Setup of build 71:
## AHBPERIPH
module AHBPERIPH(
  input  wire        HCLK,
  input  wire        HRESETn,
  input  wire [31:0] HADDR,
  input  wire [1:0]  HTRANS,
  input  wire        HWRITE,
  input  wire [31:0] HWDATA,
  output wire [31:0] HRDATA,
  output wire        HREADY,
  input  wire        RsRx,
  output wire        RsTx,
  input  wire        capture_event,
  output wire        PWM_OUT,
  input  wire [15:0] GPIOIN,
  output wire [15:0] GPIOOUT,
  output wire [6:0]  seg,
  output wire        dp,
  output wire [3:0]  an,
  output wire        uart_irq,
  output wire        timer_irq,
  output wire        gpio_irq
);
Size in the first run: roughly 2,300 cells after synthesis, about 680 flip-flops, roughly 150 I/O pins, ~0.030 mm2 of cells after synthesis.
export LEC_CHECK = 0
export CAP_MARGIN = 35
export CORE_ASPECT_RATIO = 1.86
export CORE_MARGIN = 2
export CORE_UTILIZATION = 64
export CTS_CLUSTER_SIZE = 54
export GPL_ROUTABILITY_DRIVEN = 0
export GPL_TIMING_DRIVEN = 1
export SLEW_MARGIN = 15
export TNS_END_PERCENT = 65
create_clock -name core_clock -period 11.4 [get_ports {HCLK}]
run.sh (not shown) runs the stock make flow with config.mk's settings and CLKGATE_MAP_FILE=.
[inputs] build 29 vs build 71
- swapping 64 for 72 in CORE_UTILIZATION
- clearing TNS_END_PERCENT, which used to be 65
- clearing GPL_TIMING_DRIVEN, which used to be 1
- putting SETUP_SLACK_MARGIN at 1.21 where nothing was set
- swapping 15 for 20 in SLEW_MARGIN
- swapping 35 for 15 in CAP_MARGIN
- clearing CORE_ASPECT_RATIO, which used to be 1.86
- swapping 54 for 36 in CTS_CLUSTER_SIZE
- clearing GPL_ROUTABILITY_DRIVEN, which used to be 0
- swapping 11.4 for 4.11 in the clock period (ns, I/O delays scaled along)
==> comparison <==
Build 29 finished all stages; the layout is clean. Summary of build 29 over build 71: fraction of area in registers -4.4 points, global-route usage +8.0 points. Looking at capturing instance or port of the critical path, the seg[6] result is from build 29; the HRDATA[2] one comes from build 71. Build 71 vs build 29, top layer used by detailed routing: met4 vs met5. Re number of register bits inferred by synthesis: no difference whatsoever between build 29 and build 71.
--- input diff build 29..build 69 ---
- clearing CTS_CLUSTER_SIZE, which used to be 36
- putting CTS_CLUSTER_DIAMETER at 229 where nothing was set
- putting HOLD_SLACK_MARGIN at -0.08 where nothing was set
- clearing SETUP_SLACK_MARGIN, which used to be 1.21
- putting ABC_AREA at 1 where nothing was set
- putting TNS_END_PERCENT at 40 where nothing was set
- swapping 15 for 20 in CAP_MARGIN
- putting PLACE_DENSITY at 0.6 where nothing was set
- putting MAX_ROUTING_LAYER at met4 where nothing was set
- swapping 4.11 for 6.8 in the clock period (ns, I/O delays scaled along)
### Flow results
Build 69 did not stop at any stage, and its layout met the timing, design-rule and antenna checks. Of build 29 and build 69, build 29 shows the lower area share of and-or/or-and cells after synthesis, with build 69 above it. Relative to build 29, register-to-register slack increased by 2.02 ns in build 69. A path class of the lowest-slack min-delay path of input port to async pin is what build 29 shows, while flip-flop to flip-flop belongs to build 69. Headroom to the max-slew limit: build 69 lower than build 29. Going from build 29 to build 69, number of cells after detailed placement climbed 59%, first-iteration DRC count went up by 44%, cell count moved up, register share of the cell area went down.
Edits applied to the flow inputs when going from build 69 to build 70:
- CTS_CLUSTER_DIAMETER removed (was 229)
- TNS_END_PERCENT removed (was 40)
- CAP_MARGIN changed from 20 to 15
- ABC_AREA removed (was 1)
- HOLD_SLACK_MARGIN removed (was -0.08)
- the clock period (ns, I/O delays scaled along) changed from 6.8 to 4.14
[summary]
In build 70 the final standard cell area without fillers turned out about 8% lower than in build 69.
Build 69 ended up with uAHB7SEGDEC.last_HADDR[1]$_DFFE_PN_ as its launch point of the worst path; build 70 ended up with uAHB7SEGDEC.last_HADDR[6]$_DFFE_PN_.
No crash in build 70: every stage finished, but the layout fails its final checks due to negative setup slack.
Comparing final setup skew for build 70 and build 69, the bigger number came from build 70.
Total detailed-routing wirelength, build 70 and build 69: smaller value in build 70
[build 70] number of diodes added for antenna fixing fell 3 relative to build 69
Going from build 69 to build 70, sequential share of layout area now sits higher, combinational group share of total power now sits higher, overall die width now sits lower, cell row count now sits lower, area growth from synthesis to layout now sits higher.
Build 70: via total after detailed routing is 9,612 lower than what build 69 reported.
The following lists how build 72 was set up differently from build 70:
- clearing MAX_ROUTING_LAYER, which used to be met4
- putting SETUP_SLACK_MARGIN at -0.05 where nothing was set
- swapping 72 for 40 in CORE_UTILIZATION
- swapping 15 for 20 in CAP_MARGIN
- swapping 4.14 for 7.3 in the clock period (ns, I/O delays scaled along)
==> results <==
- Build 72: PASS, flow complete, no timing, DRC or antenna violations
- What build 72 reported for first-iteration detailed-routing DRC count has to be multiplied by 1.9 to get the figure for build 70.
- Between build 72 and build 70, it is build 72 whose initial core utilization is lower, by 32 points.
- In the metrics for build 72 and build 70, the one carrying the higher critical path depth is build 72.
- Compare build 72 and build 70 | final cycle utilization of the critical path higher: build 70
- Build 72 against build 70: via count went down; post-route standard cell area excluding fillers went up; part of the total power dissipated in the clock network up 3.4 points.
- Min met2 global-route usage across build 72 and build 70: build 72
- Between build 72 and build 70, the register area does not differ in any meaningful way.
- Global-route usage: lower on build 72
- Compared build 72 vs build 70, and setup slack is up in build 72.
Setup changes, build 72 to build 3
- removing SETUP_SLACK_MARGIN (formerly -0.05)
- changing the clock period (ns, I/O delays scaled along) from 7.3 to 14.7
--- outcome ---
- Summary of build 3 over build 72: non-clock buffer count lower, register-to-register slack increased 7.00 ns, detailed-route wire length on metal 1 shrank by 580 um, wire length of the first global-routing pass now sits at about the same level.
- Higher total wire length after detailed routing among build 3 and build 72: build 72
- Build 3 and build 72 ended up with nearly the same multi-input combinational cell count.
- The lower worst voltage drop across the vdd grid of build 3 and build 72 is in build 3.
- Going from build 72 to build 3, via count of the first global-routing pass grew slightly.
- On cell count, build 3 and build 72 are basically level.
- Of the two candidates, build 72 has the worse post-layout worst setup margin and build 3 the better one.
Power figures rest on the tool's default switching activity, not on a simulated workload.
